[design/flow/design.v]
module vga640x480(
    input wire i_clk,            
    input wire i_pix_stb,        
    input wire i_rst,            
    output wire o_hs,            
    output wire o_vs,            
    output wire o_blanking,      
    output wire o_active,        
    output wire o_screenend,     
    output wire o_animate,       
    output wire [9:0] o_x,       
    output wire [8:0] o_y        
    );
    localparam HS_STA = 16;               
    localparam HS_END = 16 + 96;          
    localparam HA_STA = 16 + 96 + 48;     
    localparam VS_STA = 480 + 10;         
    localparam VS_END = 480 + 10 + 2;     
    localparam VA_END = 480;              
    localparam LINE   = 800;              
    localparam SCREEN = 525;              
    reg [9:0] h_count;   
    reg [9:0] v_count;   
    assign o_hs = ~((h_count >= HS_STA) & (h_count < HS_END));
    assign o_vs = ~((v_count >= VS_STA) & (v_count < VS_END));
    assign o_x = (h_count < HA_STA) ? 0 : (h_count - HA_STA);
    assign o_y = (v_count >= VA_END) ? (VA_END - 1) : (v_count);
    assign o_blanking = ((h_count < HA_STA) | (v_count > VA_END - 1));
    assign o_active = ~((h_count < HA_STA) | (v_count > VA_END - 1)); 
    assign o_screenend = ((v_count == SCREEN - 1) & (h_count == LINE));
    assign o_animate = ((v_count == VA_END - 1) & (h_count == LINE));
    always @ (posedge i_clk)
    begin
        if (i_rst)   
        begin
            h_count <= 0;
            v_count <= 0;
        end
        if (i_pix_stb)   
        begin
            if (h_count == LINE)   
            begin
                h_count <= 0;
                v_count <= v_count + 1;
            end
            else 
                h_count <= h_count + 1;
            if (v_count == SCREEN)   
                v_count <= 0;
        end
    end
endmodule
module blockRunner(
    input wire CLK,              
    input wire RST_BTN,          
    output wire VGA_HS_O,        
    output wire VGA_VS_O,        
    output reg [3:0] VGA_R,      
    output reg [3:0] VGA_G,      
    output reg [3:0] VGA_B,      
    output wire a, ba, c, d, e, f, g,
    output wire a1, ba1, c1, d1, e1, f1, g1,
    output wire a2, ba2, c2, d2, e2, f2, g2,
    output wire a3, ba3, c3, d3, e3, f3, g3,
    input SW0,
    input KEY0,
    input KEY1,
    input KEY2,
    input KEY3
    );
    wire rst = ~RST_BTN;     
    reg [15:0] cnt;
    reg pix_stb;
    always @(posedge CLK)
        if (RST_BTN == 1'b0)
            {pix_stb, cnt} <= 17'd0;
        else
            {pix_stb, cnt} <= cnt + 16'h8000;   
    wire [9:0] x;   
    wire [8:0] y;   
    vga640x480 display (
        .i_clk(CLK),
        .i_pix_stb(pix_stb),
        .i_rst(rst),
        .o_hs(VGA_HS_O),
        .o_vs(VGA_VS_O),
        .o_x(x),
        .o_y(y)
    );
   	wire backDrop, sun, moon, cloud, cloud2, cloud3;
   	assign backDrop = ((x > 0) & (y > 300) & (x < 640) & (y < 477)) ? 1 : 0;
	assign sun = ((x > 475) & (y > 50) & (x < 550) & (y < 125)) ? 1 : 0;
	assign moon = ((x > 475) & (y > 50) & (x < 550) & (y < 125)) ? 1 : 0;
	assign cloud = ((x > cloud1X) & (x < cloud1Width + cloud1X) & (y > 75) & (y < 125)) ? 1 : 0;
	assign cloud2 = ((x > cloud2X) & (x < cloud2Width + cloud2X) & (y > 100) & (y < 150)) ? 1 : 0;
	assign cloud3 = ((x > cloud3X) & (x < cloud3Width + cloud3X) & (y > 85) & (y < 135)) ? 1 : 0;
	assign star = ((x > 20) & (x < 25) & (y > 50) & (y < 55)) ? 1 : 0;
	assign star1 = ((x > 70) & (x < 75) & (y > 125) & (y < 130)) ? 1 : 0;
	assign star2 = ((x > 100) & (x < 105) & (y > 30) & (y < 35)) ? 1 : 0;
	assign star3 = ((x > 150) & (x < 155) & (y > 65) & (y < 70)) ? 1 : 0;
	assign star4 = ((x > 200) & (x < 205) & (y > 20) & (y < 25)) ? 1 : 0;
	assign star5 = ((x > 240) & (x < 245) & (y > 80) & (y < 85)) ? 1 : 0;
	assign star6 = ((x > 300) & (x < 305) & (y > 90) & (y < 95)) ? 1 : 0;
	assign star7 = ((x > 340) & (x < 345) & (y > 40) & (y < 45)) ? 1 : 0;
	assign star8 = ((x > 410) & (x < 415) & (y > 75) & (y < 80)) ? 1 : 0;
	assign star9 = ((x > 450) & (x < 455) & (y > 90) & (y < 95)) ? 1 : 0;
	assign o1left = ((x > 90) & (y > 120) & (x < 120) & (y < 250)) ? 1 : 0;
	assign o1right = ((x > 190) & (y > 120) & (x < 220) & (y < 250)) ? 1 : 0;
	assign o1top = ((x > 90) & (y > 120) & (x < 220) & (y < 150)) ? 1 : 0;
	assign o1bottom = ((x > 90) & (y > 220) & (x < 220) & (y < 250)) ? 1 : 0;
	assign o2left = ((x > 285) & (y > 120) & (x < 315) & (y < 250)) ? 1 : 0;
	assign o2right = ((x > 385 ) & (y > 120) & (x < 415) & (y < 250 )) ? 1 : 0;
	assign o2top = ((x > 285) & (y > 120) & (x < 415) & (y < 150)) ? 1 : 0;
	assign o2bottom = ((x > 285) & (y > 220) & (x < 415) & (y < 250)) ? 1 : 0;
	assign fleft = ((x > 480) & (y > 120) & (x < 510) & (y <  250)) ? 1 : 0;
	assign ftop = ((x > 490) & (y > 120) & (x < 570) & (y < 150)) ? 1 : 0;
	assign fbottom = ((x > 490) & (y > 180) & (x < 550) & (y < 210)) ? 1 : 0;
	reg[9:0] cloud1X, cloud2X, cloud3X;
	reg[9:0] cloud1Width, cloud2Width, cloud3Width;
	reg nightToggle, dayToggle;
always@(posedge CLK)
	begin
		case(s)
			menu: begin
					cloud1X <= 10'd110;
					cloud2X <= 10'd300;
					cloud3X <= 10'd10;
					cloud1Width <= 10'd100;
					cloud2Width <= 10'd100;
					cloud3Width <= 10'd90;
					nightToggle <= 1'd0;
					dayToggle <= 1'd1;
					end
			playingDay: begin
						if(countTime >= 990)
							begin
								cloud1X <= cloud1X + 3'd2;
								cloud2X <= cloud2X + 1'd1;
								cloud3X <= cloud3X + 1'd1;
							end
						if(countDayNight >= 20)
							begin
								nightToggle <= !nightToggle;
								dayToggle <= !dayToggle;
							end
						end
			playingNight: begin
						if(countTime >= 990)
							begin
								cloud1X <= cloud1X + 3'd2;
								cloud2X <= cloud2X + 1'd1;
								cloud3X <= cloud3X + 1'd1;
							end
						if(countDayNight >= 20)
							begin
								nightToggle <= !nightToggle;
								dayToggle <= !dayToggle;
							end
						end		
		endcase
	end
	reg [1:0] s;
	reg [1:0] ns;
	parameter 
		menu = 2'd0,
		lose = 2'd1,
		playingDay = 2'd2,
		playingNight = 2'd3;
always@(posedge CLK or negedge RST_BTN)
begin
	if (RST_BTN == 1'b0)
		begin
			s <= menu;
		end
	else
		begin
			s <= ns;
		end
end
always@(*)
begin
	case(s)
		menu: 	begin
				if(KEY0 == 1'b0)
				begin
					ns = playingDay;
				end
				else
					ns = menu;
				end
		playingDay: begin
				if(hit == 1'b1)
					ns = lose;
				else if(nightToggle)
					ns = playingNight;
				else
					ns = playingDay;
				end
		playingNight: begin
				if(hit == 1'b1)
					ns = lose;
				else if(dayToggle)
					ns = playingDay;
				else
					ns = playingNight;
				end
		lose: begin
				if(KEY1 == 1'b0)
					ns = menu;
				else
					ns = lose;
				end
	endcase
end
sevenSeg ones(oneOut[3], oneOut[2], oneOut[1], oneOut[0], a, ba, c, d, e, f, g);
sevenSeg tens(tenOut[3], tenOut[2], tenOut[1], tenOut[0], a1, ba1, c1, d1, e1, f1, g1);
sevenSeg hunds(hunOut[3], hunOut[2], hunOut[1], hunOut[0], a2, ba2, c2, d2, e2, f2, g2);
sevenSeg thous(thoOut[3], thoOut[2], thoOut[1], thoOut[0], a3, ba3, c3, d3, e3, f3, g3);
reg[3:0] oneCount, oneHi, oneOut;
reg[3:0] tenCount, tenHi, tenOut;
reg[3:0] hunCount, hunHi, hunOut;
reg[3:0] thoCount, thoHi, thoOut;
always@(posedge CLK)
	begin
		if(RST_BTN == 1'b0)
			begin
				oneHi <= 4'd0;
				tenHi <= 4'd0;
				hunHi <= 4'd0;
				thoHi <= 4'd0;
			end
		if(SW0 == 1'b1)
			begin
				oneOut <= oneHi;
				tenOut <= tenHi;
				hunOut <= hunHi;
				thoOut <= thoHi;
			end
		else
			begin
				oneOut <= oneCount;
				tenOut <= tenCount;
				hunOut <= hunCount;
				thoOut <= thoCount;
			end
		case(s)
			menu: begin
					oneCount <= 4'd0;
					tenCount <= 4'd0;
					hunCount <= 4'd0;
					thoCount <= 4'd0;
					end
			playingDay: begin
						if(countTime >= 1_000)
							begin
								oneCount <= oneCount + 1'd1;
								if(oneCount >= 4'd9)
									begin
										tenCount <= tenCount + 1'd1;
										oneCount <= 1'd0;
									end
								if(tenCount > 4'd9)
									begin
										hunCount <= hunCount + 1'd1;
										tenCount <= 1'd0;
									end
								if(hunCount > 4'd9)
									begin
										thoCount <= thoCount + 1'd1;
										hunCount <= 1'd0;
									end
							end
						end
				playingNight: begin
						if(countTime >= 1_000)
							begin
								oneCount <= oneCount + 1'd1;
								if(oneCount >= 4'd9)
									begin
										tenCount <= tenCount + 1'd1;
										oneCount <= 1'd0;
									end
								if(tenCount >= 4'd9)
									begin
										hunCount <= hunCount + 1'd1;
										tenCount <= 1'd0;
									end
								if(hunCount >= 4'd9)
									begin
										thoCount <= thoCount + 1'd1;
										hunCount <= 1'd0;
									end
							end
						end
				lose: begin
						if(thoCount > thoHi)
							begin
								oneHi <= oneCount;
								tenHi <= tenCount;
								hunHi <= hunCount;
								thoHi <= thoCount;
							end
						else if(thoCount == thoHi)
							begin
								if(hunCount > hunHi)
									begin
										oneHi <= oneCount;
										tenHi <= tenCount;
										hunHi <= hunCount;
										thoHi <= thoCount;
									end
								else if(hunCount == hunHi)
									begin
										if(tenCount > tenHi)
											begin
												oneHi <= oneCount;
												tenHi <= tenCount;
												hunHi <= hunCount;
												thoHi <= thoCount;
											end
										else if(tenCount == tenHi)
											begin
												if(oneCount > oneHi)
													begin
														oneHi <= oneCount;
														tenHi <= tenCount;
														hunHi <= hunCount;
														thoHi <= thoCount;
													end
											end
									end
							end
						end				
			endcase
	end
wire bg = ~(backDrop || sun || blocks[0] || blocks[1] || blocks[2] || blocks[3] || dino || cloud || cloud2 || cloud3) && (x >= 1 && x <= 639 && y >= 1 && y <= 479);
always@(*)
	begin
		case(s)
			menu: begin
						VGA_R[3] = backDrop | sun;        
						VGA_G[3] = blocks[0] | blocks[1] | blocks[3] | blocks[2] | sun;  
						VGA_B[3] = dino | bg;         
						VGA_R[2] = backDrop | sun | cloud | cloud2 | cloud3 | bg;         
						VGA_G[2] = blocks[0] | blocks[1] | blocks[3] | blocks[2] | backDrop | sun | cloud | cloud2 | cloud3 | bg;  
						VGA_B[2] = cloud | cloud2 | cloud3 | dino;         
						VGA_R[1] = backDrop | sun | cloud | cloud2 | cloud3 | bg;         
						VGA_G[1] = backDrop | sun | cloud | cloud2 | cloud3 | bg;  
						VGA_B[1] = backDrop | cloud | cloud2 | cloud3 | dino;         
						VGA_R[0] = backDrop | cloud | cloud2 | cloud3;         
						VGA_G[0] = cloud | cloud2 | cloud3;  
						VGA_B[0] = cloud | cloud2 | cloud3 | dino | bg;         
					end
			playingDay: begin
						VGA_R[3] = backDrop | sun;         
						VGA_G[3] = blocks[0] | blocks[1] | blocks[3] | blocks[2] | sun;  
						VGA_B[3] = dino | bg;         
						VGA_R[2] = backDrop | sun | cloud | cloud2 | cloud3 | bg;         
						VGA_G[2] = backDrop | blocks[0] | blocks[1] | blocks[3] | blocks[2] | sun | cloud | cloud2 | cloud3 | bg;  
						VGA_B[2] = dino | cloud | cloud2 | cloud3;         
						VGA_R[1] = backDrop | sun | cloud | cloud2 | cloud3 | bg;         
						VGA_G[1] = backDrop | sun | cloud | cloud2 | cloud3 | bg; 
						VGA_B[1] = backDrop | dino | cloud | cloud2 | cloud3;         
						VGA_R[0] = backDrop | cloud | cloud2 | cloud3;         
						VGA_G[0] = cloud | cloud2 | cloud3;  
						VGA_B[0] = dino | cloud | cloud2 | cloud3 | bg;         
					end
			playingNight: begin
						VGA_R[3] = moon | star | star1 | star2 | star3 | star4 | star5 | star6 | star7 | star8 | star9;
						VGA_G[3] = moon | star | star1 | star2 | star3 | star4 | star5 | star6 | star7 | star8 | star9 | blocks[0] | blocks[1] | blocks[3] | blocks[2];  
						VGA_B[3] = dino | moon | star | star1 | star2 | star3 | star4 | star5 | star6 | star7 | star8 | star9;         
						VGA_R[2] = backDrop | moon | cloud | cloud2 | cloud3 |star | star1 | star2 | star3 | star4 | star5 | star6 | star7 | star8 | star9;         
						VGA_G[2] = backDrop | moon | cloud | cloud2 | cloud3 | star | star1 | star2 | star3 | star4 | star5 | star6 | star7 | star8 | star9 | blocks[0] | blocks[1] | blocks[3] | blocks[2];  
						VGA_B[2] = dino | cloud | cloud2 | cloud3 | moon | star | star1 | star2 | star3 | star4 | star5 | star6 | star7 | star8 | star9;         
						VGA_R[1] = backDrop | moon | cloud | cloud2 | cloud3 | star | star1 | star2 | star3 | star4 | star5 | star6 | star7 | star8 | star9;         
						VGA_G[1] = backDrop | moon | cloud | cloud2 | cloud3 | star | star1 | star2 | star3 | star4 | star5 | star6 | star7 | star8 | star9; 
						VGA_B[1] = backDrop | dino | cloud | cloud2 | cloud3 | moon | star | star1 | star2 | star3 | star4 | star5 | star6 | star7 | star8 | star9;         
						VGA_R[0] = backDrop | cloud | cloud2 | cloud3 | moon | star | star1 | star2 | star3 | star4 | star5 | star6 | star7 | star8 | star9;         
						VGA_G[0] = cloud | cloud2 | cloud3 | moon | star | star1 | star2 | star3 | star4 | star5 | star6 | star7 | star8 | star9;  
						VGA_B[0] = dino | cloud | cloud2 | cloud3 | moon | star | star1 | star2 | star3 | star4 | star5 | star6 | star7 | star8 | star9;         
						end
			lose: begin
						VGA_R[0] = backDrop;         
						VGA_G[0] = blocks[0] | blocks[1] | blocks[3] | blocks[2];  
						VGA_B[0] = 0;         
						VGA_R[1] = backDrop | o1left | o1right | o1bottom | o1top | o2left | o2right | o2top | o2bottom | fleft | ftop | fbottom;         
						VGA_G[1] = 0;  
						VGA_B[1] = 0;        
						VGA_R[2] = backDrop;         
						VGA_G[2] = 0; 
						VGA_B[2] = 0;         
						VGA_R[3] = backDrop | o1left | o1right | o1bottom | o1top | o2left | o2right | o2top | o2bottom | fleft | ftop | fbottom;         
						VGA_G[3] = 0;  
						VGA_B[3] = 0;         
					end
		endcase
end
wire dino;
reg[9:0] dinoX;
reg[8:0] dinoY;
reg[9:0] dinoWidth;
reg[8:0] dinoHeight;
reg[1:0] direction;
reg[7:0] speedD;
reg[19:0] count;
reg[7:0] count2;
reg st_count2;
always@(posedge CLK)
	begin
		case(s)
		menu: 		begin
					dinoX <= 75;
					dinoWidth <= 15;
					dinoHeight <= 40;			
				end
		playingDay: begin
			if(KEY2 == 1'b0)  
				begin
					dinoX <= 75;
					dinoWidth <= 15;
					dinoHeight <= 20;
					speedD <= 2;
				end
			else 
				begin
					dinoX <= 75;
					dinoWidth <= 15;
					dinoHeight <= 40;
					speedD <= 2;
				end
			end
		playingNight: begin
			if(KEY2 == 1'b0)  
				begin
					dinoX <= 75;
					dinoWidth <= 15;
					dinoHeight <= 20;
					speedD <= 2;
				end
			else 
				begin
					dinoX <= 75;
					dinoWidth <= 15;
					dinoHeight <= 40;
					speedD <= 2;
				end
			end
		endcase
	end
always@(posedge CLK)
	begin
		if(RST_BTN == 1'b0)
			begin
				count <= 20'd0;
				count2 <= 8'd0;
				st_count2 <= 1'b0;
			end
		else
		begin
		if(count == 20'd5000)
			begin
				count <= 20'd0;
			end
		else
			begin
				count <= count + 20'd1;
			end
		if (st_count2 == 1'b1)
			begin
				if (count2 <= 8'd90)
					begin
						if (count == 20'd5000)
							begin
								count2 <= count2 + 1'b1;
							end
					end
				else
					begin
						st_count2 <= 1'b0;
						count2 <= 8'd0;
					end
			end
		case(s)
			playingDay: begin
						if(KEY3 == 1'b0)
							begin
								st_count2 <= 1'b1;
							end
						else if(KEY2 == 1'b0 && st_count2 == 1'b1)
							begin
								count2 <= 8'd90;
							end
						end
			playingNight: begin
						if(KEY3 == 1'b0)
							begin
								st_count2 <= 1'b1;
							end
						else if(KEY2 == 1'b0 && st_count2 == 1'b1)
							begin
								count2 <= 8'd90;
							end
						end
		endcase
		end
end
assign dino = ((x > dinoX) & (x < dinoWidth + dinoX) & (y > dinoY) & (y < dinoHeight + dinoY)) ? 1 : 0;
always@(posedge CLK)
	begin
		case(s)
			menu: begin
					dinoY <= 260;
					direction <= 2'd3;
					end
			playingDay: begin
					if(count == 20'd5000)  
						begin
							if(direction == 2'b1)
								begin
									dinoY <= dinoY - speedD;
								end
							else if(direction == 2'd2)
								begin
									dinoY <= dinoY + speedD;
								end
							else if (direction == 2'd3)
								begin
									dinoY <= dinoY;
								end
							if(count2 > 8'd0 && count2 <= 8'd45)
								begin
									direction <= 2'b1;
								end
							else if(count2 >= 8'd45 && count2 <= 8'd90)
								begin
									direction <= 2'd2;
								end
							else if(count2 == 8'd0)
								begin
									direction <= 2'd3;
								end
							end
							else if(KEY2 == 1'b0  && (count2 >= 90 || count2 == 0))  
								begin
									dinoY <= 280;
								end
							else if(count2 >= 90 || count2 == 0)
								begin
									dinoY <= 260;
								end
						end
			playingNight: begin
					if(count == 20'd5000)  
						begin
							if(direction == 2'b1)
								begin
									dinoY <= dinoY - speedD;
								end
							else if(direction == 2'd2)
								begin
									dinoY <= dinoY + speedD;
								end
							else if (direction == 2'd3)
								begin
									dinoY <= dinoY;
								end
							if(count2 > 8'd0 && count2 <= 8'd45)
								begin
									direction <= 2'b1;
								end
							else if(count2 >= 8'd45 && count2 <= 8'd90)
								begin
									direction <= 2'd2;
								end
							else if(count2 == 8'd0)
								begin
									direction <= 2'd3;
								end
							end
							else if(KEY2 == 1'b0  && (count2 >= 90 || count2 == 0))
								begin
									dinoY <= 280;
								end
							else if(count2 >= 90 || count2 == 0)
								begin
									dinoY <= 260;
								end
					end
		endcase
end
	randomBlock randGen(CLK, rstRand, rstSeed, seed, ranHeight, ranWidth, ranY);
	reg rstRand;
	wire[3:0] blocks;
	reg[9:0] b1X, b2X, b3X, b4X;
	reg[8:0] b1Y, b2Y, b3Y, b4Y;
	wire[8:0] ranY;
	reg[9:0] b1Width, b2Width, b3Width, b4Width;
	wire[8:0] ranWidth;
	reg[8:0] b1Height, b2Height, b3Height, b4Height;
	wire[8:0] ranHeight;
	reg[7:0] speedB;
	reg[19:0] countB1, countB2;
	reg[25:0] countTime;
	reg[5:0] countTime2, countDayNight;
	assign blocks[0] = ((x > b1X) & (x < b1Width + b1X) & (y > b1Y) & (y < b1Height + b1Y)) ? 1 : 0;
	assign blocks[1] = ((x > b2X) & (x < b2Width + b2X) & (y > b2Y) & (y < b2Height + b2Y)) ? 1 : 0;
	assign blocks[2] = ((x > b3X) & (x < b3Width + b3X) & (y > b3Y) & (y < b3Height + b3Y)) ? 1 : 0;
	assign blocks[3] = ((x > b4X) & (x < b4Width + b4X) & (y > b4Y) & (y < b4Height + b4Y)) ? 1 : 0;
always@(posedge CLK) 
	begin
		if(RST_BTN == 1'b0)
			begin
				countTime <= 26'd0;
				countB1 <= 20'd0;
			end
		case(s)
			menu: begin
				b1Width <= 20;
				b2Width <= 20;
				b3Width <= 20;
				b4Width <= 25;
				b1Height <= 20;
				b2Height <= 40;
				b3Height <= 30;
				b4Height <= 10;
				b1Y <= 280;
				b2Y <= 260;
				b3Y <= 270;
				b4Y <= 260;
				b1X <= 10;
				b2X <= 690;
				b3X <= 460;
				b4X <= 230;
				speedB <= 1;
				countTime2 <= 1'd0;
				countDayNight <= 1'd0;
				rstRand <= 1'b0;
				end
			playingDay:	begin
					rstRand <= 1'b1;				
					if(blocks[0] == 1'b1 && (b1X < 1 || b1X > 679))
						begin
							b2Width <= ranWidth;
							b2Height <= ranHeight;
							b2Y <= ranY;
						end
					if(blocks[1] == 1'b1 && (b2X < 1 || b2X > 679))
						begin
							b3Width <= ranWidth;
							b3Height <= ranHeight;
							b3Y <= ranY;
						end
					if(blocks[2] == 1'b1 && (b3X < 1 || b3X > 679))
						begin
							b4Width <= ranWidth;
							b4Height <= ranHeight;
							b4Y <= ranY;
						end
					if(blocks[3] == 1'b1 && (b4X < 1 || b4X > 679))
						begin
							b1Width <= ranWidth;
							b1Height <= ranHeight;
							b1Y <= ranY;
						end
					countTime <= countTime + 1'd1;
					countB1 <= countB1 + 1'd1;
					if(countB1 == 20'd5000)
						begin
							b1X <= b1X - speedB;
							b2X <= b2X - speedB;
							b3X <= b3X - speedB;
							b4X <= b4X - speedB;
							countB1 <= 20'd0;
						end
					if(countTime >= 1_000)
						begin
							countTime <= 0;
							countTime2 <= countTime2 + 1'd1;
							countDayNight <= countDayNight + 1'd1;
						end
					if(countTime2 >= 5'd30 && speedB <= 5'd3)
						begin
							speedB <= speedB + 1'd1;
							countTime2 <= 1'd0;
						end
					if(countDayNight >= 5'd20)
						begin
							countDayNight <= 5'd0;
						end
				end
			playingNight:	begin
					rstRand <= 1'b1;
					if(blocks[0] == 1'b1 && (b1X < 1 || b1X > 679))
						begin
							b1Width <= ranWidth;
							b1Height <= ranHeight;
							b1Y <= ranY;
						end
					if(blocks[1] == 1'b1 && (b2X < 1 || b2X > 679))
						begin
							b2Width <= ranWidth;
							b2Height <= ranHeight;
							b2Y <= ranY;
						end
					if(blocks[2] == 1'b1 && (b3X < 1 || b3X > 679))
						begin
							b3Width <= ranWidth;
							b3Height <= ranHeight;
							b3Y <= ranY;
						end
					if(blocks[3] == 1'b1 && (b4X < 1 || b4X > 679))
						begin
							b4Width <= ranWidth;
							b4Height <= ranHeight;
							b4Y <= ranY;
						end
					countTime <= countTime + 1'd1;
					countB1 <= countB1 + 1'd1;
					if(countB1 == 20'd5000)
						begin
							b1X <= b1X - speedB;
							b2X <= b2X - speedB;
							b3X <= b3X - speedB;
							b4X <= b4X - speedB;
							countB1 <= 20'd0;
						end
					if(countTime >= 1_000)
						begin
							countTime <= 0;
							countTime2 <= countTime2 + 1'd1;
							countDayNight <= countDayNight + 1'd1;
						end
					if(countTime2 >= 5'd30 && speedB <= 5'd3)
						begin
							speedB <= speedB + 1'd1;
							countTime2 <= 1'd0;
						end
					if(countDayNight >= 5'd20)
						begin
							countDayNight <= 5'd0;
						end
				end
		endcase
	end
reg[2:0] seedCount, seed;
reg rstSeed;
always@(posedge CLK)
	begin
		case(s)
			menu: begin
					rstSeed <= 1'b1;
					seedCount <= 1'b0;
					end
			playingDay: begin
							rstSeed <= 1'b1;
							seedCount <= seedCount + 1'd1;
							if(seedCount >= 3'd8)
								begin
									seedCount <= 3'd0;
								end
							if(KEY3 == 1'b0 || KEY2 == 1'b0)
								begin
									rstSeed <= 1'b0;
									seed <= seedCount;
								end
							end
			playingNight: begin
							rstSeed <= 1'b1;
							seedCount <= seedCount + 1'd1;
							if(seedCount >= 3'd8)
								begin
									seedCount <= 3'd0;
								end
							if(KEY3 == 1'b0 || KEY2 == 1'b0)
								begin
									rstSeed <= 1'b0;
									seed <= seedCount;
								end
							end
		endcase
	end
wire hit;
assign hit = ((dino && blocks[0]) || (dino && blocks[1]) || (dino && blocks[3]) || (dino && blocks[2]));
endmodule
module sevenSeg(a, b, c, d, o1, o2, o3, o4, o5, o6, o7);
	input a, b, c, d; 
	output o1, o2, o3, o4, o5, o6, o7;
	assign o1 =~((~b&~d) | (~a&c) | (b&c) | (a&~d) | (~a&b&d) | (a&~b&~c));
	assign o2 =~((~a&~b) | (~b&~d) | (~a&~c&~d) | (~a&c&d) | (a&~c&d));
	assign o3 =~((~a&~c) | (~a&d) | (~c&d) | (~a&b) | (a&~b));
	assign o4 =~((~a&~b&~d) | (~b&c&d) | (b&~c&d) | (b&c&~d) | (a&~c&~d));
	assign o5 =~((~b&~d) | (c&~d) | (a&c) | (a&b));
	assign o6 =~((~c&~d) | (b&~d) | (a&~b) | (a&c) | (~a&b&~c));
	assign o7 =~((~b&c) | (c&~d) | (a&~b) | (a&d) | (~a&b&~c));
endmodule 
module linearFeedShiftReg(
input clk, rst, rstSeed,
input[2:0] seed,
output reg[2:0] out
);
always@(posedge clk)
	begin
		if(rst == 1'b0)
			out <= seed;
		else
			out <= {out[1]^out[2], out[2:0]};
	end
endmodule
module randomBlock(
input clk, rst, rstSeed,
input[2:0] seed,
output reg[5:0] height, width,
output reg[8:0] yVal
);
reg[2:0] S, NS;
wire[2:0] out;
linearFeedShiftReg regboi(clk, rstSeed, seed, out);
parameter
	blockT1 = 3'b000,
	blockT2 = 3'b001,
	blockT3 = 3'b010,
	blockT4 = 3'b011,
	blockT5 = 3'b100,
	blockT6 = 3'b101,
	blockT7 = 3'b110,
	blockT8 = 3'b111;
always@(posedge clk or negedge rst)
	begin
		if(rst == 1'b0)
			S <= blockT1;
		else
			S <= NS;
	end
always@(posedge clk)
	begin
		case(S)
			blockT1: begin
						height <= 6'd20;
						width <= 6'd20;
						yVal <= 9'd280;
						NS <= blockT2;
						end
			blockT2: begin
						height <= 6'd40;
						width <= 6'd15;
						yVal <= 9'd260;
						NS <= blockT3;
						end
			blockT3: begin
						height <= 6'd30;
						width <= 6'd10;
						yVal <= 9'd270;
						NS <= blockT4;
						end
			blockT4: begin
						height <= 6'd40;
						width <= 6'd20;
						yVal <= 9'd260;
						NS <= blockT5;
						end
			blockT5: begin
						height <= 6'd35;
						width <= 6'd20;
						yVal <= 9'd265;
						NS <= blockT6;
						end
			blockT6: begin
						height <= 6'd10;
						width <= 6'd25;
						yVal <= 9'd270;
						NS <= blockT7;
						end
			blockT7: begin
						height <= 6'd10;
						width <= 6'd25;
						yVal <= 9'd280;
						NS <= blockT8;
						end
			blockT8: begin
						height <= 6'd10;
						width <= 6'd25;
						yVal <= 9'd260;
						NS <= blockT1;
						end
			default: NS <= out;
		endcase
	end
endmodule
[design/flow/run.sh]
#!/bin/bash
# the make line also repeats each setting of config.mk as NAME=value (left out here)
make -C /OpenROAD-flow-scripts/flow DESIGN_CONFIG=/design/flow/config.mk WORK_HOME=/design/flow/orfs CLKGATE_MAP_FILE= finish
[design/flow/config.mk]
export PLATFORM = sky130hd
export DESIGN_NAME = blockRunner
export DESIGN_NICKNAME = blockRunner
export VERILOG_FILES = /design/flow/design.v
export SDC_FILE = /design/flow/constraint.sdc
export NUM_CORES = 4
export LEC_CHECK = 0
export ABC_AREA = 1
export CAP_MARGIN = 20
export CORE_MARGIN = 2
export CORE_UTILIZATION = 70
export CTS_CLUSTER_SIZE = 36
export HOLD_SLACK_MARGIN = -0.09
export SETUP_SLACK_MARGIN = -0.26
export SLEW_MARGIN = 20
[design/flow/constraint.sdc]
create_clock -name core_clock -period 4.62 [get_ports {CLK}]
set_input_delay 0.9240 -clock core_clock [delete_from_list [all_inputs] [get_ports {CLK}]]
set_output_delay 0.9240 -clock core_clock [all_outputs]
set_load 0.01 [all_outputs]
==> flow_summary.json, run 1 <==
{
  "worst_slack_ps": -684,
  "yosys_cells": 3375,
  "edf_count": 233,
  "switching_power_uw": 8690,
  "synth.cellmix.adderShare_pct": 15.8,
  "synth_chip_area_mm2": 0.0259,
  "final.fill_count": 2179,
  "met3_wirelength_um": 8190,
  "count_of_endpoints_failing_hold_in_the_final_timing_report": 0,
  "critical_path.max_stage_delay_ps": 450,
  "highest_routing_layer_actually_used": "met4",
  "synth.distinct_cells": 63,
  "critPathCapture": "VGA_G[3]",
  "grt_start_max_net_pins": 47,
  "synthCells": 3375,
  "synth.cell_area_mm2": 0.0259,
  "p_clk_share_pct": 16.9,
  "synthDominantCellAreaShare_pct": 27.0,
  "grt_pass1_wl_um": 124000,
  "floorplan_die_area_mm2": 0.0385,
  "metal2_wl_um": 37800,
  "cts-buffers-inserted": 38,
  "die_h_um": 196,
  "layout-area-overhead-vs-synth_pct": 16.7,
  "run_status": "failed layout checks",
  "cts_max_path_buffers": 3,
  "seq_power_uw": 5450,
  "simple_gate_share_pct": 25.6,
  "viasPerCell": 6.21,
  "ys_warn_count": 30,
  "fp_util_pct": 70.9,
  "power.density_mw_per_mm2": 632,
  "cts-htree-levels": 2,
  "routabilityCongestion": 1.02,
  "dpl.cell_count": 4024,
  "report.final.slew_viol_count": 0,
  "ys.flop_type": "sky130_fd_sc_hd__edfxtp_1",
  "routed_wl_um": 80500,
  "synthMostInstantiatedCell": "sky130_fd_sc_hd__nand2_1",
  "xor_xnor_area_share_pct": 3.65,
  "chipWidth_um": 196,
  "maxPowerGroup": "combinational logic",
  "worstSetupPathDepth": 24,
  "timing.hold.worst.class": "reg -> async",
  "max-cap-violations": 0,
  "worst_ep_arrival_time_ps": 4380,
  "port_buffers": 48,
  "async_flop_share_pct": 2.11,
  "first_global_vias": 24900,
  "library_cell_occupying_the_most_area_in_the_post_synthesis_netlist": "sky130_fd_sc_hd__edfxtp_1",
  "topCombFamilyByArea": "simple AND/OR/NAND/NOR gates",
  "finalNonFillerCells": 4122,
  "overflow": 0,
  "critical_path.max_fanout": 4,
  "antenna_found_initial": 0,
  "clk_transition_reported_paths_ps": 70,
  "crit_path_end_kind": "output port",
  "clock_latency_ps": 590,
  "routed-via-count": 25600,
  "routedLengthMet1_um": 30100,
  "timing.rr.start": "b4X[2]",
  "clock_power_uw": 3230,
  "dpl_cell_area_mm2": 0.0282,
  "routed_wire_length_per_instance_um": 19.5,
  "aoi_share_pct": 11.5,
  "core_area_mm2": 0.0365,
  "power.ir.vdd_worst_v": 0.000641,
  "check.faults": "setup timing",
  "finalSetupViolCount": 11,
  "fmaxAchievable_mhz": 189,
  "crit_chain": "ha_4, buf_4, nand3_1, nand2_1, nand2_1, a21oi_1, nand3_1, xor2_1, ha_1, nand2_1, o21ai_1, nor3b_2, nand2_1, nor2_1, nand3_1, nor2_4, nor2_4, buf_6, nand3_4, nand2_4, o21ai_2, nand2_1, nand2_1, buf_2",
  "cts_sinks": 332,
  "p_comb_share_pct": 54.5,
  "p_seq_share_pct": 28.5,
  "initialDrtViolationCount": 2769,
  "worstPathRequired_ps": 3700,
  "critical-path-top-cell-by-count": "sky130_fd_sc_hd__nand2_1",
  "worst_r2r_path_depth": 22,
  "synth.top_cells.by_area": "sky130_fd_sc_hd__edfxtp_1 27%, sky130_fd_sc_hd__ha_1 15%, sky130_fd_sc_hd__nand2_1 9.3%, sky130_fd_sc_hd__inv_1 7.5%, sky130_fd_sc_hd__dfxtp_1 7.1%",
  "timing.reg2reg.setup_slack_ps": 490,
  "maxSlewHeadroom_pct": 29.7,
  "critical_path.startpoint_type": "flop",
  "pin_count": 49,
  "detailedRoute.firstPassIterationCount": 8,
  "synthesis.area_per_instance_um2": 7.67,
  "cell_internal_pwr_uw": 10400,
  "timing.setup.tns_ps": -5140,
  "crit_start": "b1Width[2]",
  "crit-reg2reg-capture": "b1Height[0]",
  "dp_hpwl_um": 55400,
  "fin_skew_ps": 31.0,
  "num-nets-final": 3951,
  "critPathSlowestCell": "sky130_fd_sc_hd__edfxtp_1",
  "antennaDiodeCount": 0,
  "clock_tree.root_cell": "sky130_fd_sc_hd__clkbuf_16",
  "final_core_util_pct": 82.8,
  "synth.top_cells.by_count": "639 x sky130_fd_sc_hd__nand2_1, 515 x sky130_fd_sc_hd__inv_1, 424 x sky130_fd_sc_hd__nor2_1",
  "grt_setup_unrepaired": "true",
  "detail-route-antenna-nets": 0,
  "cell_family_contributing_the_most_delay_on_the_critical_path": "simple AND/OR/NAND/NOR gates",
  "rows": 70,
  "static_leak_uw": 0.0142,
  "globalRouteTotalUtil_pct": 40.3,
  "tightest_slew_ps": 1050,
  "sequential_share_of_the_synthesized_area_pct": 34.8,
  "critical_path.n_buffers_inverters": 3,
  "synth.ff_latch_count": 332,
  "synthMuxAreaShare_pct": 0,
  "design_area_mm2": 0.0302,
  "power_consumed_by_combinational_cells_uw": 10400,
  "final_period_demand_of_the_worst_path_ps": 5300,
  "cts_tree": "built",
  "route.detailed.drc": 0,
  "netSwitchingFraction_pct": 45.5,
  "timing_worst_setup_path_type": "reg -> out",
  "final_min_period_over_clock_period_pct": 115,
  "tool_warnings": 61
}
layout make-up:
cell class                      count  area (um^2)  share of cell area, %
Clock buffer                       44         1000                   3.32
Clock inverter                     25          317                   1.05
Inverter                          529         2010                   6.64
Multi-Input combinational cell   2479        15200                   50.2
Sequential cell                   332         9010                   29.8
Tap cell                          468          586                   1.94
Timing Repair Buffer              245         2130                   7.05
layer usage:
layer  GRT usage, %  vias to the layer above
met5              0                        -
met4           18.8                        0
met3           6.65                      404
met2           69.0                     1609
met1           49.9                    11800
li1               -                    11800
timing repair:
action                                  in CTS  in global routing
resized                                     51                109
cloned                                       0                  2
endpoints found under the setup margin      11                 12
hold buffers                                 0                  0
pin swaps                                    8                 24
setup buffers                                6                 24
metrics by stage:
stage	setup WS, ps	total power, uW	hold slack [ps]
finish	-684	19100	43.4
global route	-853	20400	50.8
CTS	-495	18200	44.6
detailed placement	-464	14700	37.1
global placement	-269	14000	33.4
floorplan	518	11500	27.6
==> inputs of run 2 (changes only) <==
CTS_CLUSTER_SIZE = 72   (was 36)
HOLD_SLACK_MARGIN = not set   (was -0.09)
SETUP_SLACK_MARGIN = 0.39   (was -0.26)
clock period = 4.64 ns   (was 4.62 ns; I/O delays follow)
==> run 2 against run 1 <==
  * Still fails the layout checks on setup timing
  * Core utilization rose by 1.3 points
  * Synthesized cell count did not move
  * Combinational power increased by about 10%
  * Clock-buffer cell count increased by 12
==> flow_summary.json, run 2 <==
{
  "run_status": "failed layout checks",
  "check.faults": "setup timing",
  "count_of_endpoints_failing_hold_in_the_final_timing_report": 0,
  "switching_power_uw": 9760,
  "clock_latency_ps": 600,
  "cts_sinks": 332,
  "timing.reg2reg.setup_slack_ps": 300,
  "detail-route-antenna-nets": 0,
  "fmaxAchievable_mhz": 174,
  "max-cap-violations": 0,
  "route.detailed.drc": 0,
  "final_period_demand_of_the_worst_path_ps": 5750,
  "power_consumed_by_combinational_cells_uw": 11700,
  "ys.flop_type": "sky130_fd_sc_hd__edfxtp_1",
  "first_global_vias": 26000,
  "grt_pass1_wl_um": 134000,
  "antenna_found_initial": 3,
  "synthMuxAreaShare_pct": 0,
  "critical_path.max_stage_delay_ps": 550,
  "cts_max_path_buffers": 3,
  "critPathCapture": "VGA_R[2]",
  "synthMostInstantiatedCell": "sky130_fd_sc_hd__nand2_1",
  "edf_count": 233,
  "finalSetupViolCount": 11,
  "static_leak_uw": 0.0143,
  "cts_tree": "built",
  "port_buffers": 48,
  "chipWidth_um": 196,
  "aoi_share_pct": 11.5,
  "xor_xnor_area_share_pct": 3.65,
  "timing.rr.start": "b1X[2]",
  "routed_wl_um": 93300,
  "grt_start_max_net_pins": 47,
  "report.final.slew_viol_count": 0,
  "layout-area-overhead-vs-synth_pct": 18.5,
  "synth.cell_area_mm2": 0.0259,
  "power.density_mw_per_mm2": 660,
  "timing_worst_setup_path_type": "reg -> out",
  "timing.hold.worst.class": "reg -> async",
  "topCombFamilyByArea": "simple AND/OR/NAND/NOR gates",
  "library_cell_occupying_the_most_area_in_the_post_synthesis_netlist": "sky130_fd_sc_hd__edfxtp_1",
  "viasPerCell": 6.62,
  "pin_count": 49,
  "sequential_share_of_the_synthesized_area_pct": 34.8,
  "critical_path.startpoint_type": "flop",
  "die_h_um": 196,
  "async_flop_share_pct": 2.11,
  "synth.top_cells.by_count": "639 x sky130_fd_sc_hd__nand2_1, 515 x sky130_fd_sc_hd__inv_1, 424 x sky130_fd_sc_hd__nor2_1",
  "tightest_slew_ps": 938,
  "power.ir.vdd_worst_v": 0.000844,
  "synthCells": 3375,
  "worstSetupPathDepth": 23,
  "yosys_cells": 3375,
  "detailedRoute.firstPassIterationCount": 13,
  "p_clk_share_pct": 15.1,
  "synth.top_cells.by_area": "sky130_fd_sc_hd__edfxtp_1 27%, sky130_fd_sc_hd__ha_1 15%, sky130_fd_sc_hd__nand2_1 9.3%, sky130_fd_sc_hd__inv_1 7.5%, sky130_fd_sc_hd__dfxtp_1 7.1%",
  "ys_warn_count": 30,
  "crit_start": "b1X[2]",
  "synth_chip_area_mm2": 0.0259,
  "cell_internal_pwr_uw": 10500,
  "worst_r2r_path_depth": 19,
  "p_comb_share_pct": 57.8,
  "grt_setup_unrepaired": "true",
  "core_area_mm2": 0.0365,
  "worst_slack_ps": -1110,
  "netSwitchingFraction_pct": 48.2,
  "clock_tree.root_cell": "sky130_fd_sc_hd__clkbuf_16",
  "tool_warnings": 61,
  "routabilityCongestion": 1.04,
  "fin_skew_ps": 39.6,
  "floorplan_die_area_mm2": 0.0385,
  "cell_family_contributing_the_most_delay_on_the_critical_path": "simple AND/OR/NAND/NOR gates",
  "seq_power_uw": 5490,
  "timing.setup.tns_ps": -9190,
  "clk_transition_reported_paths_ps": 60,
  "synth.ff_latch_count": 332,
  "final.fill_count": 1958,
  "crit_path_end_kind": "output port",
  "routed_wire_length_per_instance_um": 22.4,
  "maxSlewHeadroom_pct": 37.3,
  "cts-buffers-inserted": 37,
  "globalRouteTotalUtil_pct": 43.7,
  "synth.cellmix.adderShare_pct": 15.8,
  "overflow": 0,
  "initialDrtViolationCount": 4159,
  "simple_gate_share_pct": 25.6,
  "fin_total_pwr_uw": 20200,
  "worst_ep_arrival_time_ps": 4820,
  "critical-path-top-cell-by-count": "sky130_fd_sc_hd__nand2_1",
  "worstPathRequired_ps": 3710,
  "dp_hpwl_um": 56300,
  "num-nets-final": 3983,
  "p_seq_share_pct": 27.1,
  "final_min_period_over_clock_period_pct": 124,
  "routed-via-count": 27500,
  "critical_path.n_buffers_inverters": 5,
  "synthesis.area_per_instance_um2": 7.67,
  "crit-reg2reg-capture": "b2Y[0]",
  "clock_power_uw": 3060,
  "critical_path.max_fanout": 3,
  "critPathSlowestCell": "sky130_fd_sc_hd__xor2_1",
  "crit_chain": "ha_4, a21oi_4, nand2_2, a21oi_1, o21ai_2, buf_4, buf_4, xor2_1, ha_1, nand3_1, inv_1, nand2_1, nand2_1, nand2_1, nand2_1, nor2_4, nor2_4, nand4_1, buf_4, o21ai_2, nand2_2, nand2_1, buf_2",
  "fp_util_pct": 70.9,
  "rows": 70,
  "synthDominantCellAreaShare_pct": 27.0,
  "maxPowerGroup": "combinational logic",
  "cts-htree-levels": 2,
  "synth.distinct_cells": 63
}
==> run 2: layout make-up <==
cell class / instances / area (um^2) / share of cell area, %
Antenna cell: 5 / 12.5 / 0.0408
Inverter: 529 / 2000 / 6.52
Timing Repair Buffer: 278 / 2400 / 7.83
Clock inverter: 12 / 96.3 / 0.314
Sequential cell: 332 / 9010 / 29.4
Tap cell: 468 / 586 / 1.91
Clock buffer: 56 / 1120 / 3.66
Multi-Input combinational cell: 2479 / 15400 / 50.3
==> run 2: stage by stage <==
stage | hold slack [ps] | util (%) | std cells | setup slack [ps] | cell area (um^2)
6_report | 109 | 84.0 | 4159 | -1110 | 30700
5_1_grt | 108 | 84.0 | 4154 | -1080 | 30700
4_1_cts | 80.4 | 82.6 | 4136 | -461 | 30200
3_5_place_dp | 62.8 | 77.2 | 4029 | -424 | 28200
3_3_place_gp | 53.6 | 77.2 | 4029 | -336 | 28200
2_1_floorplan | 27.6 | - | 3391 | 534 | 26000
==> run 2: metal layers <==
metal | up-vias | share of wire (%) | track usage [%] | wire length, um
met4 | 2 | 8.9 | 26.7 | 8330
met5 | - | 0.044 | 0 | 41
met1 | 12400 | 34 | 52.8 | 31600
li1 | 11900 | - | - | -
met2 | 2372 | 43 | 71.3 | 40500
met3 | 868 | 14 | 9.94 | 12800
==> run 2: repair_timing <==
item | in CTS | in global routing
endpoints found under the setup margin | 12 | 70
gates cloned | 1 | 0
hold buffers | 0 | 0
setup buffers | 38 | 16
pin swaps | 58 | 32
resized | 160 | 73
==> inputs of run 3 (changes only) <==
ABC_AREA = not set   (was 1)
CAP_MARGIN = 35   (was 20)
CORE_UTILIZATION = 72   (was 70)
CTS_CLUSTER_DIAMETER = 29   (was not set)
CTS_CLUSTER_SIZE = 47   (was 72)
HOLD_SLACK_MARGIN = -0.04   (was not set)
SETUP_SLACK_MARGIN = -0.47   (was 0.39)
clock period = 6.1 ns   (was 4.64 ns; I/O delays follow)
==> run 3 against run 2 <==
  * The layout still fails its checks (setup timing)
  * Largest cell class unchanged
  * Die area is 4.7% lower
  * Clock power increased by 34%
  * Cell count down 17%
  * Largest power group unchanged
  * Highest routed layer is now met4
  * Synthesized cell count shrank 16%
  * Worst setup slack improved by 520 ps
  * Sequential power shrank about 20%
  * Clock-buffer cell count rose by 39
==> flow_summary.json, run 3 <==
{
  "routed_wl_um": 85300,
  "detail-route-antenna-nets": 0,
  "report.final.slew_viol_count": 0,
  "clk_transition_reported_paths_ps": 60,
  "fin_skew_ps": 47.3,
  "timing.hold.ws_ps": 64.6,
  "synthDominantCellAreaShare_pct": 27.6,
  "maxPowerGroup": "combinational logic",
  "critPathSlowestCell": "sky130_fd_sc_hd__clkdlybuf4s50_1",
  "synth_chip_area_mm2": 0.0254,
  "worst_r2r_path_depth": 17,
  "cts_sinks": 332,
  "rows": 68,
  "crit_path_end_kind": "output port",
  "timing.reg2reg.setup_slack_ps": 650,
  "viasPerCell": 7.05,
  "edf_count": 233,
  "critical_path.max_stage_delay_ps": 550,
  "cts-buffers-inserted": 74,
  "power_consumed_by_combinational_cells_uw": 7110,
  "check.faults": "setup timing",
  "ys_warn_count": 30,
  "sequential_share_of_the_synthesized_area_pct": 35.6,
  "grt_pass1_wl_um": 130000,
  "synth.cellmix.adderShare_pct": 16.8,
  "crit-reg2reg-capture": "b2Height[5]",
  "xor_xnor_area_share_pct": 6.63,
  "seq_power_uw": 4370,
  "synthMuxAreaShare_pct": 0.928,
  "cell_internal_pwr_uw": 8840,
  "crit_chain": "ha_1, a21o_1, a21oi_2, o21bai_1, a21oi_2, nor3_1, xnor2_1, ha_1, a21oi_1, nor2b_1, o21ai_0, o211ai_1, nor4b_2, nand4_1, nand4_1, buf_4, buf_4, inv_1, a21oi_1, clkdlybuf4s50_1",
  "simple_gate_share_pct": 18.9,
  "synth.distinct_cells": 92,
  "synthCells": 2824,
  "final.fill_count": 1648,
  "critical_path.startpoint_type": "flop",
  "switching_power_uw": 6750,
  "p_seq_share_pct": 28.1,
  "dpl.cell_count": 3324,
  "routed-via-count": 24400,
  "floorplan_die_area_mm2": 0.0367,
  "aoi_share_pct": 15.8,
  "worstPathRequired_ps": 4880,
  "topCombFamilyByArea": "simple AND/OR/NAND/NOR gates",
  "run_status": "failed layout checks",
  "finalSetupViolCount": 11,
  "route.detailed.drc": 0,
  "synthesis.area_per_instance_um2": 8.98,
  "antennaDiodeCount": 0,
  "yosys_cells": 2824,
  "maxSlewHeadroom_pct": 37.2,
  "timing.rr.start": "b1X[1]",
  "port_buffers": 48,
  "netSwitchingFraction_pct": 43.3,
  "routed_wire_length_per_instance_um": 24.6,
  "finalNonFillerCells": 3468,
  "dp_hpwl_um": 51400,
  "final_period_demand_of_the_worst_path_ps": 6700,
  "power.density_mw_per_mm2": 529,
  "grt_start_max_net_pins": 64,
  "detailedRoute.firstPassIterationCount": 7,
  "power.ir.vdd_worst_v": 0.000563,
  "clock_tree.root_cell": "sky130_fd_sc_hd__clkbuf_16",
  "p_clk_share_pct": 26.3,
  "cell_family_contributing_the_most_delay_on_the_critical_path": "AND-OR/OR-AND gates",
  "worstSetupPathDepth": 20,
  "cts_tree": "built",
  "final_min_period_over_clock_period_pct": 110,
  "first_global_vias": 24400,
  "critPathCapture": "VGA_G[2]",
  "worst_ep_arrival_time_ps": 5480,
  "max-cap-violations": 0,
  "routabilityCongestion": 1.04,
  "overflow": 0,
  "layout-area-overhead-vs-synth_pct": 16.2,
  "crit_start": "b1X[1]",
  "synth.ff_latch_count": 332,
  "critical_path.n_buffers_inverters": 4,
  "critical_path.max_fanout": 4,
  "clock_latency_ps": 620,
  "static_leak_uw": 0.0123,
  "library_cell_occupying_the_most_area_in_the_post_synthesis_netlist": "sky130_fd_sc_hd__edfxtp_1",
  "fp_util_pct": 73.2,
  "antenna_found_initial": 1,
  "synth.top_cells.by_count": "305 x sky130_fd_sc_hd__ha_1, 277 x sky130_fd_sc_hd__nor2_1, 256 x sky130_fd_sc_hd__inv_1",
  "globalRouteTotalUtil_pct": 45.3,
  "pin_count": 49,
  "num-nets-final": 3279,
  "async_flop_share_pct": 2.11,
  "holdBufCountCts": 0,
  "die_h_um": 192,
  "clock_power_uw": 4100,
  "chipWidth_um": 192,
  "count_of_endpoints_failing_hold_in_the_final_timing_report": 0,
  "cts-htree-levels": 3,
  "synth.cell_area_mm2": 0.0254,
  "synth.top_cells.by_area": "sky130_fd_sc_hd__edfxtp_1 28%, sky130_fd_sc_hd__ha_1 15%, sky130_fd_sc_hd__dfxtp_1 7.3%, sky130_fd_sc_hd__xnor2_1 4.8%, sky130_fd_sc_hd__nor2_1 4.1%",
  "synthMostInstantiatedCell": "sky130_fd_sc_hd__ha_1",
  "cts_max_path_buffers": 3,
  "ys.flop_type": "sky130_fd_sc_hd__edfxtp_1",
  "tightest_slew_ps": 919,
  "timing.hold.worst.class": "reg -> async",
  "tool_warnings": 60,
  "worst_slack_ps": -596,
  "timing_worst_setup_path_type": "reg -> out",
  "fmaxAchievable_mhz": 149,
  "initialDrtViolationCount": 3419,
  "core_area_mm2": 0.0346,
  "p_comb_share_pct": 45.6
}
run 3: what timing repair did:
action / 4_1_cts / 5_1_grt
gates resized: 10 / 12
pin swaps: 4 / 1
endpoints found under the setup margin: 8 / 11
buffers inserted: 3 / 3
run 3: per-layer routing:
| metal | part of all wire [%] | track usage, % |
|---|---|---|
| met5 | 0 | 0 |
| met4 | 8.3 | 29.7 |
| met3 | 12 | 10.8 |
| met2 | 45 | 74.0 |
| met1 | 35 | 53.3 |
run 3: cell type report:
cell class / count / area [um^2] / area share (%)
multi-input combinational: 2151 / 15200 / 51.5
sequential: 332 / 9010 / 30.6
clock buffer: 95 / 2060 / 6.99
timing repair buffer: 136 / 1190 / 4.03
inverter: 258 / 972 / 3.30
tap: 455 / 569 / 1.93
clock inverter: 41 / 473 / 1.61
run 3: stage by stage:
stage	cell area, um^2	setup WS [ps]	util (%)	total power (uW)	setup TNS (ps)
4_1_cts	29400	-443	84.8	15100	-3540
3_3_place_gp	26700	-301	77.1	10000	-2060
2_1_floorplan	25400	216	-	8560	0
6_report	29500	-596	85.1	15600	-4620
5_1_grt	29500	-626	85.1	16200	-5990
3_5_place_dp	26800	-308	77.3	10500	-1900
==> inputs of run 4 (changes only) <==
ABC_AREA = 1   (was not set)
CAP_MARGIN = 10   (was 35)
CORE_UTILIZATION = 70   (was 72)
CTS_CLUSTER_DIAMETER = not set   (was 29)
CTS_CLUSTER_SIZE = 73   (was 47)
HOLD_SLACK_MARGIN = 0.29   (was -0.04)
SETUP_SLACK_MARGIN = -0.26   (was -0.47)
clock period = 4.62 ns   (was 6.1 ns; I/O delays follow)
==> run 4 against run 3 <==
  * The layout still fails its checks (setup timing)
  * Global-route usage down 4.7 points
  * Cell count grew 19%
  * Worst setup slack got worse by 160 ps
  * Via count is 3.8% higher
  * Sequential cell count did not move
  * First-iteration DRC count shrank 26%
  * Die area increased by 4.9%
  * Sequential power up 24%
  * Clock power down 24%
  * Routed wire length decreased by 6.8%
  * Largest power group unchanged
==> flow_summary.json, run 4 <==
{
  "fin_skew_ps": 23.6,
  "timing_worst_setup_path_type": "reg -> out",
  "synth.top_cells.by_count": "639 x sky130_fd_sc_hd__nand2_1, 515 x sky130_fd_sc_hd__inv_1, 424 x sky130_fd_sc_hd__nor2_1",
  "power.ir.vdd_worst_v": 0.000591,
  "antennaDiodeCount": 0,
  "aoi_share_pct": 11.5,
  "finalNonFillerCells": 4118,
  "routed_wl_um": 79500,
  "die_h_um": 196,
  "num-nets-final": 3948,
  "static_leak_uw": 0.0142,
  "switching_power_uw": 8610,
  "worstPathRequired_ps": 3700,
  "cts_tree": "built",
  "grt_start_max_net_pins": 47,
  "maxPowerGroup": "combinational logic",
  "async_flop_share_pct": 2.11,
  "globalRouteTotalUtil_pct": 40.6,
  "simple_gate_share_pct": 25.6,
  "xor_xnor_area_share_pct": 3.65,
  "critical_path.startpoint_type": "flop",
  "clock_latency_ps": 580,
  "cell_internal_pwr_uw": 10300,
  "grt_setup_unrepaired": "true",
  "route.detailed.drc": 0,
  "detailedRoute.firstPassIterationCount": 7,
  "synthesis.area_per_instance_um2": 7.67,
  "cts_max_path_buffers": 3,
  "synth.ff_latch_count": 332,
  "critical_path.max_fanout": 4,
  "critical_path.max_stage_delay_ps": 430,
  "maxSlewHeadroom_pct": 29.8,
  "viasPerCell": 6.16,
  "synth.top_cells.by_area": "sky130_fd_sc_hd__edfxtp_1 27%, sky130_fd_sc_hd__ha_1 15%, sky130_fd_sc_hd__nand2_1 9.3%, sky130_fd_sc_hd__inv_1 7.5%, sky130_fd_sc_hd__dfxtp_1 7.1%",
  "tool_warnings": 61,
  "sequential_share_of_the_synthesized_area_pct": 34.8,
  "tightest_slew_ps": 1050,
  "floorplan_die_area_mm2": 0.0385,
  "synth.cellmix.adderShare_pct": 15.8,
  "topCombFamilyByArea": "simple AND/OR/NAND/NOR gates",
  "hold_path_depth": 0,
  "report.final.slew_viol_count": 0,
  "clock_power_uw": 3110,
  "synthDominantCellAreaShare_pct": 27.0,
  "rows": 70,
  "critical_path.n_buffers_inverters": 4,
  "crit_start": "b3X[2]",
  "worst_ep_arrival_time_ps": 4450,
  "cell_family_contributing_the_most_delay_on_the_critical_path": "simple AND/OR/NAND/NOR gates",
  "p_comb_share_pct": 54.9,
  "timing.hold.worst.class": "reg -> reg",
  "synth_chip_area_mm2": 0.0259,
  "check.faults": "setup timing",
  "antenna_found_initial": 0,
  "first_global_vias": 24900,
  "power_consumed_by_combinational_cells_uw": 10400,
  "crit-reg2reg-capture": "b3Height[1]",
  "final.fill_count": 2217,
  "port_buffers": 48,
  "synthCells": 3375,
  "crit_path_end_kind": "output port",
  "edf_count": 233,
  "grt_pass1_wl_um": 125000,
  "critPathSlowestCell": "sky130_fd_sc_hd__edfxtp_1",
  "overflow": 0,
  "power.density_mw_per_mm2": 628,
  "timing.rr.start": "b3X[2]",
  "critPathCapture": "VGA_B[0]",
  "worst_slack_ps": -754,
  "worst_r2r_path_depth": 21,
  "min_delay_worst_endpoint": "randGen.S[1]",
  "synthMostInstantiatedCell": "sky130_fd_sc_hd__nand2_1",
  "p_clk_share_pct": 16.5,
  "core_area_mm2": 0.0365,
  "clock_tree.root_cell": "sky130_fd_sc_hd__clkbuf_16",
  "chipWidth_um": 196,
  "ys.flop_type": "sky130_fd_sc_hd__edfxtp_1",
  "clk_transition_reported_paths_ps": 60,
  "cts_sinks": 332,
  "seq_power_uw": 5420,
  "routed-via-count": 25400,
  "count_of_endpoints_failing_hold_in_the_final_timing_report": 0,
  "fmaxAchievable_mhz": 186,
  "netSwitchingFraction_pct": 45.6,
  "worstSetupPathDepth": 25,
  "max-cap-violations": 0,
  "layout-area-overhead-vs-synth_pct": 16.1,
  "worst_hold_startpoint": "randGen.NS[1]",
  "pin_count": 49,
  "finalSetupViolCount": 11,
  "routed_wire_length_per_instance_um": 19.3,
  "p_seq_share_pct": 28.7,
  "detail-route-antenna-nets": 0,
  "dp_hpwl_um": 55400,
  "library_cell_occupying_the_most_area_in_the_post_synthesis_netlist": "sky130_fd_sc_hd__edfxtp_1",
  "synth.distinct_cells": 63,
  "cts-buffers-inserted": 37,
  "ys_warn_count": 30,
  "final_min_period_over_clock_period_pct": 116,
  "routabilityCongestion": 1.02,
  "initialDrtViolationCount": 2536,
  "fp_util_pct": 70.9,
  "fin_total_pwr_uw": 18900,
  "yosys_cells": 3375,
  "critical-path-top-cell-by-count": "sky130_fd_sc_hd__nand2_1",
  "cts-htree-levels": 2,
  "run_status": "failed layout checks",
  "dpl.cell_count": 4024,
  "timing.reg2reg.setup_slack_ps": 450,
  "synth.cell_area_mm2": 0.0259,
  "synthMuxAreaShare_pct": 0,
  "final_period_demand_of_the_worst_path_ps": 5370
}
==> run 4: stage by stage <==
| step | TNS, ps | utilization [%] | setup slack, ps | hold WS (ps) | instance area (um^2) |
|---|---|---|---|---|---|
| final | -5720 | 82.3 | -754 | 340 | 30100 |
| after global routing | -8080 | 82.3 | -1030 | 346 | 30100 |
| after CTS | -3520 | 81.3 | -393 | 339 | 29700 |
| after detailed placement | -2990 | 77.2 | -464 | 37.1 | 28200 |
| after global placement | -1660 | 77.2 | -269 | 33.4 | 28200 |
| after floorplan | 0 | - | 518 | 27.6 | 26000 |
==> run 4: what timing repair did <==
item | CTS | global route
gates resized | 76 | 75
hold buffers | 1 | 0
pin swaps | 22 | 15
endpoints found under the setup margin | 11 | 12
cloned | 0 | 2
hold endpoints to repair | 3 | 0
buffers inserted | 11 | 15
==> run 4: area by class of cell <==
| class | instances | area, um^2 | area share [%] |
|---|---|---|---|
| repair buffers | 243 | 2130 | 7.10 |
| multi-input cells | 2479 | 15100 | 50.1 |
| inverters | 529 | 2000 | 6.66 |
| well taps | 468 | 586 | 1.95 |
| flip-flops and latches | 332 | 9010 | 30.0 |
| clock buffers | 40 | 937 | 3.12 |
| clock inverters | 27 | 322 | 1.07 |
==> run 4: per-layer routing <==
layer,vias to the layer above,global-route usage [%],part of all wire [%]
met3,391,7.29,10
met4,0,20.4,5.5
met2,1514,68.5,47
met1,11700,50.1,37
met5,-,0,0
li1,11800,-,-
==> inputs of run 5 (changes only) <==
ABC_AREA = not set   (was 1)
CAP_MARGIN = 20   (was 10)
CORE_UTILIZATION = 40   (was 70)
CTS_CLUSTER_SIZE = not set   (was 73)
HOLD_SLACK_MARGIN = not set   (was 0.29)
SETUP_SLACK_MARGIN = not set   (was -0.26)
clock period = 10.0 ns   (was 4.62 ns; I/O delays follow)
==> run 5 against run 4 <==
  * The run now finishes clean
  * Combinational power is 64% lower
  * Non-clock buffer count is 163 lower
  * Clock-buffer cell count is 10 higher
  * Critical path depth is 11 lower
  * Sequential cell count stayed put
  * Critical endpoint unchanged
  * Clock skew is 4.4 ps lower
  * Largest cell class unchanged
  * Area after synthesis is 2.1% lower
  * Via count is 18% lower
  * Sequential share of layout area is 2.0 points higher
  * Clock power is 51% lower
==> flow_summary.json, run 5 <==
{
  "run_status": "finished clean",
  "groute.layer.met3.usage_pct": 2.69,
  "critical_path.n_buffers_inverters": 1,
  "num-nets-final": 3189,
  "switching_power_uw": 3390,
  "ys.flop_type": "sky130_fd_sc_hd__edfxtp_1",
  "worst_ep_arrival_time_ps": 6210,
  "seq_power_uw": 2630,
  "static_leak_uw": 0.0114,
  "worst_r2r_path_depth": 16,
  "initialDrtViolationCount": 1491,
  "topCombFamilyByArea": "simple AND/OR/NAND/NOR gates",
  "fp_util_pct": 40.3,
  "ys_warn_count": 30,
  "max-cap-violations": 0,
  "tool_warnings": 57,
  "synth.cellmix.adderShare_pct": 16.8,
  "cts_max_path_buffers": 3,
  "cell_internal_pwr_uw": 4500,
  "synthMostInstantiatedCell": "sky130_fd_sc_hd__ha_1",
  "synth.top_cells.by_count": "305 x sky130_fd_sc_hd__ha_1, 277 x sky130_fd_sc_hd__nor2_1, 256 x sky130_fd_sc_hd__inv_1",
  "crit_path_end_kind": "output port",
  "timing.setup.tns_ps": 0,
  "timing.rr.start": "display.h_count[5]",
  "tightest_slew_ps": 1120,
  "overflow": 0,
  "port_buffers": 48,
  "synthDominantCellAreaShare_pct": 27.6,
  "pin_count": 49,
  "edf_count": 233,
  "clock_latency_ps": 600,
  "grtUsageMet2_pct": 34.4,
  "library_cell_occupying_the_most_area_in_the_post_synthesis_netlist": "sky130_fd_sc_hd__edfxtp_1",
  "routed_wire_length_per_instance_um": 18.5,
  "critPathCapture": "VGA_B[0]",
  "grt_setup_unrepaired": "false",
  "synthesis.area_per_instance_um2": 8.98,
  "crit_start": "display.h_count[5]",
  "worstSetupPathDepth": 14,
  "timing.hold.ws_ps": 47.0,
  "cts_tree": "built",
  "power.ir.vdd_worst_v": 0.000180,
  "clock_tree.root_cell": "sky130_fd_sc_hd__clkbuf_16",
  "synth.top_cells.by_area": "sky130_fd_sc_hd__edfxtp_1 28%, sky130_fd_sc_hd__ha_1 15%, sky130_fd_sc_hd__dfxtp_1 7.3%, sky130_fd_sc_hd__xnor2_1 4.8%, sky130_fd_sc_hd__nor2_1 4.1%",
  "synth.ff_latch_count": 332,
  "synth_chip_area_mm2": 0.0254,
  "simple_gate_share_pct": 18.9,
  "critical_path.startpoint_type": "flop",
  "multi_input_comb_area_mm2": 0.0151,
  "maxPowerGroup": "combinational logic",
  "synth.distinct_cells": 92,
  "synthCells": 2824,
  "grt_pass1_wl_um": 111000,
  "synthMuxAreaShare_pct": 0.928,
  "globalRouteMet1Util_pct": 27.8,
  "yosys_cells": 2824,
  "maxSlewHeadroom_pct": 24.5,
  "power_consumed_by_combinational_cells_uw": 3750,
  "layout-area-overhead-vs-synth_pct": 11.3,
  "synth.cell_area_mm2": 0.0254,
  "async_flop_share_pct": 2.11,
  "timing.hold.worst.class": "reg -> async",
  "detailedRoute.firstPassIterationCount": 5,
  "fin_skew_ps": 19.3,
  "p_seq_share_pct": 33.3,
  "antenna_found_initial": 1,
  "finalSetupViolCount": 0,
  "final.fill_count": 6124,
  "routed-via-count": 20900,
  "crit_chain": "o21ai_1, nand2_1, and2_1, ha_1, nor2_1, nor2_1, maj3_1, o32ai_1, a2111oi_0, a311oi_4, nor3b_2, nand4bb_1, a41oi_1, clkdlybuf4s50_1",
  "report.final.slew_viol_count": 0,
  "grt_start_max_net_pins": 61,
  "globalRouteTotalUtil_pct": 21.0,
  "dp_hpwl_um": 51800,
  "netSwitchingFraction_pct": 42.9,
  "fin_total_pwr_uw": 7890,
  "routabilityCongestion": 0.911,
  "final_min_period_over_clock_period_pct": 82.1,
  "critical_path.max_stage_delay_ps": 870,
  "final_core_util_pct": 44.9,
  "chipWidth_um": 256,
  "count_of_endpoints_failing_hold_in_the_final_timing_report": 0,
  "aoi_share_pct": 15.8,
  "clock_power_uw": 1510,
  "cts_sinks": 332,
  "detail-route-antenna-nets": 0,
  "rows": 92,
  "viasPerCell": 5.58,
  "cts_setup_buffers": 0,
  "p_clk_share_pct": 19.1,
  "route.detailed.drc": 0,
  "cts-htree-levels": 2,
  "timing.reg2reg.setup_slack_ps": 4590,
  "final_period_demand_of_the_worst_path_ps": 8210,
  "first_global_vias": 20400,
  "die_h_um": 256,
  "floorplan_die_area_mm2": 0.0654,
  "power.density_mw_per_mm2": 280,
  "critPathSlowestCell": "sky130_fd_sc_hd__edfxtp_1",
  "cts_resized": 0,
  "crit-reg2reg-capture": "b1Height[0]",
  "holdBufCountCts": 0,
  "globalRoute.busiestLayer": "met2",
  "sequential_cell_area_mm2": 0.00901,
  "p_comb_share_pct": 47.5,
  "fmaxAchievable_mhz": 122,
  "critical-path-top-cell-by-count": "sky130_fd_sc_hd__nor2_1",
  "antennaDiodeCount": 0,
  "sequential_share_of_the_synthesized_area_pct": 35.6,
  "timing_worst_setup_path_type": "reg -> out",
  "worstPathRequired_ps": 8000,
  "critical_path.max_fanout": 26,
  "core_area_mm2": 0.0629,
  "clk_transition_reported_paths_ps": 60,
  "cts-buffers-inserted": 40,
  "routed_wl_um": 69200,
  "xor_xnor_area_share_pct": 6.63,
  "cell_family_contributing_the_most_delay_on_the_critical_path": "AND-OR/OR-AND gates"
}
run 5: final cells by class:
type | count | area share (%)
Multi-Input combinational cell | 2151 | 53.5
Sequential cell | 332 | 31.9
Clock buffer | 50 | 3.86
Tap cell | 846 | 3.75
Inverter | 258 | 3.43
Timing Repair Buffer | 80 | 2.54
Clock inverter | 23 | 0.953
run 5: routing by layer:
layer	part of all wire, %	vias to the layer above
met1	46	9994
met3	4.4	142
li1	-	10300
met2	46	472
met4	4.0	2
met5	0.014	-
run 5: metrics by stage:
stage	cells	worst slack, ps	cell area, um^2
floorplan	2840	3340	25400
global placement	3667	2570	26900
detailed placement	3667	2450	26900
CTS	3740	1830	28200
global route	3740	1410	28200
finish	3740	1790	28200
Power and IR drop assume default switching activity.
